exp/sierra:
Design AHBPERIPH, start of the top module:
module AHBPERIPH(
  input  wire        HCLK,
  input  wire        HRESETn,
  input  wire [31:0] HADDR,
  input  wire [1:0]  HTRANS,
  input  wire        HWRITE,
  input  wire [31:0] HWDATA,
  output wire [31:0] HRDATA,
  output wire        HREADY,
  input  wire        RsRx,
  output wire        RsTx,
  input  wire        capture_event,
  output wire        PWM_OUT,
  input  wire [15:0] GPIOIN,
  output wire [15:0] GPIOOUT,
  output wire [6:0]  seg,
  output wire        dp,
  output wire [3:0]  an,
  output wire        uart_irq,
  output wire        timer_irq,
  output wire        gpio_irq
);
Size: ~4000 cells after synthesis, ~680 flip-flops, about 150 I/O pins, about 34000 um2 of cells after synthesis.
export LEC_CHECK = 0
export ABC_AREA = 1
export CAP_MARGIN = 35
export CELL_PAD_IN_SITES_DETAIL_PLACEMENT = 2
export CORE_MARGIN = 6
export CORE_UTILIZATION = 35
export GPL_ROUTABILITY_DRIVEN = 1
export MAX_ROUTING_LAYER = met4
export PLACE_DENSITY_LB_ADDON = 0.17
export SETUP_SLACK_MARGIN = -0.14
export SLEW_MARGIN = 20
export TNS_END_PERCENT = 10
create_clock -name core_clock -period 6.39 [get_ports {HCLK}]
run.sh (not shown) runs the stock make flow with config.mk's settings and CLKGATE_MAP_FILE=.
What exp/delta does differently from exp/sierra at the input level:
==> flow/config.mk <==
export PLATFORM = sky130hd
export DESIGN_NAME = AHBPERIPH
export DESIGN_NICKNAME = AHBPERIPH
export VERILOG_FILES = /design/flow/design.v
export SDC_FILE = /design/flow/constraint.sdc
export NUM_CORES = 4
export LEC_CHECK = 0
export CAP_MARGIN = 20
export CORE_MARGIN = 2
export CORE_UTILIZATION = 40
export PLACE_DENSITY = 0.6
export SLEW_MARGIN = 20
==> flow/constraint.sdc <==
create_clock -name core_clock -period 10.0 [get_ports {HCLK}]
set_input_delay 2.0000 -clock core_clock [delete_from_list [all_inputs] [get_ports {HCLK}]]
set_output_delay 2.0000 -clock core_clock [all_outputs]
set_load 0.01 [all_outputs]
==> comparison <==
[compare] base=exp/sierra new=exp/delta: switching power lost 37%, number of vias per cell after detailed routing lower. Sort exp/sierra and exp/delta by maximum cell stage delay along the critical path asc -> top: exp/sierra. Against exp/sierra, wire length in exp/delta came out better. What exp/sierra reported for sum of met3 wire segment lengths after detailed routing has to be multiplied by 0.49 to get the figure for exp/delta. exp/sierra → exp/delta: area of the core has decreased, minimum hold slack has decreased. exp/delta vs exp/sierra — logic area dropped 14%. In the tables for exp/sierra and exp/delta, cell count in the Yosys report reads higher with exp/sierra. Compared with exp/sierra, exp/delta shows required time at the worst-slack endpoint higher by 2.89 ns. Side by side, logic share of the area turned out lower in exp/delta than in exp/sierra.
diff inputs: exp/delta => exp/garnet
diff --git a/flow/config.mk b/flow/config.mk
--- a/flow/config.mk
+++ b/flow/config.mk
@@ -6,7 +6,12 @@
 export NUM_CORES = 4
 export LEC_CHECK = 0
+export ABC_AREA = 1
 export CAP_MARGIN = 20
+export CELL_PAD_IN_SITES_DETAIL_PLACEMENT = 1
 export CORE_MARGIN = 2
-export CORE_UTILIZATION = 40
-export PLACE_DENSITY = 0.6
-export SLEW_MARGIN = 20
+export CORE_UTILIZATION = 27
+export MIN_ROUTING_LAYER = met1
+export PLACE_DENSITY_LB_ADDON = 0.18
+export SETUP_SLACK_MARGIN = 0.19
+export SLEW_MARGIN = 0
+export TNS_END_PERCENT = 30
==> results <==
- exp/garnet did not stop at any stage, and its layout met the timing, design-rule and antenna checks.
- On exp/garnet: fmax is about 8% higher than what exp/delta gave.
- exp/delta fits on a die that is smaller than the die of exp/garnet.
- Part of the total power dissipated in combinational logic: higher on exp/delta
Edits applied to the flow inputs when going from exp/garnet to exp/juniper:
==> flow/config.mk <==
export PLATFORM = sky130hd
export DESIGN_NAME = AHBPERIPH
export DESIGN_NICKNAME = AHBPERIPH
export VERILOG_FILES = /design/flow/design.v
export SDC_FILE = /design/flow/constraint.sdc
export NUM_CORES = 4
export LEC_CHECK = 0
export CAP_MARGIN = 20
export CORE_MARGIN = 2
export CORE_UTILIZATION = 40
export PLACE_DENSITY = 0.6
export SLEW_MARGIN = 20
==> flow/constraint.sdc <==
create_clock -name core_clock -period 14.7 [get_ports {HCLK}]
set_input_delay 2.9400 -clock core_clock [delete_from_list [all_inputs] [get_ports {HCLK}]]
set_output_delay 2.9400 -clock core_clock [all_outputs]
set_load 0.01 [all_outputs]
--- outcome ---
- Initial antenna violation count for exp/juniper: 4 down relative to exp/garnet
- The clock buffer and inverter area fraction after layout on exp/garnet is in line with that on exp/juniper.
- The lower first-pass GRT wire length of exp/juniper and exp/garnet is in exp/juniper.
- Of the two values seen for origin of the worst setup path, uAHB7SEGDEC.last_HADDR[1] was produced by exp/garnet and uAHB7SEGDEC.last_HADDR[2] by exp/juniper.
- The final layouts of exp/juniper and exp/garnet pass the timing, design-rule and antenna checks.
- Compared with exp/garnet, exp/juniper shows a lower count of instantiated cells in the yosys netlist.
- On exp/juniper: AND-OR/OR-AND share of the synthesized area is 4.3 points lower than what exp/garnet gave.
- Summary — number of DRC markers in iteration 0, exp/juniper relative to exp/garnet: higher, by 38.
For exp/tundra, these inputs were changed with respect to exp/juniper:
diff --git a/flow/config.mk b/flow/config.mk
--- a/flow/config.mk
+++ b/flow/config.mk
@@ -6,7 +6,8 @@
 export NUM_CORES = 4
 export LEC_CHECK = 0
-export CAP_MARGIN = 20
+export CAP_MARGIN = 15
 export CORE_MARGIN = 2
-export CORE_UTILIZATION = 40
-export PLACE_DENSITY = 0.6
+export CORE_UTILIZATION = 72
+export CTS_CLUSTER_SIZE = 36
+export SETUP_SLACK_MARGIN = 1.21
 export SLEW_MARGIN = 20
==> flow/constraint.sdc <==
create_clock -name core_clock -period 4.11 [get_ports {HCLK}]
set_input_delay 0.8220 -clock core_clock [delete_from_list [all_inputs] [get_ports {HCLK}]]
set_output_delay 0.8220 -clock core_clock [all_outputs]
set_load 0.01 [all_outputs]
exp/tundra completed every stage of the flow, and the final layout passed the timing, design-rule and antenna checks.
exp/tundra leaves less setup margin than exp/juniper.
Relative to exp/juniper, number of buffers and inverters on the critical path increased by 1 in exp/tundra.
For exp/juniper, the path category of the worst min-delay check was flop to flop, unlike exp/tundra, where it was primary input to asynchronous set/reset pin.
Summary of exp/tundra over exp/juniper: design area has increased; share of power burned in combinational logic has increased; routed wire length has increased.
What exp/tundra reported for global-route wire length before repair has to be multiplied by 0.924 to get the figure for exp/juniper.
diff inputs: exp/tundra => exp/ember
==> flow/config.mk <==
export PLATFORM = sky130hd
export DESIGN_NAME = AHBPERIPH
export DESIGN_NICKNAME = AHBPERIPH
export VERILOG_FILES = /design/flow/design.v
export SDC_FILE = /design/flow/constraint.sdc
export NUM_CORES = 4
export LEC_CHECK = 0
export ABC_AREA = 1
export CAP_MARGIN = 20
export CORE_MARGIN = 2
export CORE_UTILIZATION = 65
export CTS_CLUSTER_SIZE = 93
export PLACE_DENSITY = 0.6
export SETUP_SLACK_MARGIN = -0.46
export SLEW_MARGIN = 20
==> flow/constraint.sdc <==
create_clock -name core_clock -period 11.7 [get_ports {HCLK}]
set_input_delay 2.3400 -clock core_clock [delete_from_list [all_inputs] [get_ports {HCLK}]]
set_output_delay 2.3400 -clock core_clock [all_outputs]
set_load 0.01 [all_outputs]
==> results <==
- When exp/ember is measured against exp/tundra, its overall via count from detail_route turns out 30% higher.
- Lower first-pass GRT wire length goes to exp/tundra over exp/ember.
- Cell count along the critical path in exp/ember is 2 lower than in exp/tundra
- Share of total power consumed by net switching ends up lower on exp/ember.
- The count of clock-buffer cells in the layout reported for exp/ember is smaller than that of exp/tundra by 1.9%.
- exp/ember vs exp/tundra — placeable core area rose about 23%.
- Going from exp/tundra to exp/ember, post-route total power moved down, power in sequential cells fell about 70%, fraction of area in registers moved down.
No activity file was given, so power comes from the tool's default toggle rates.
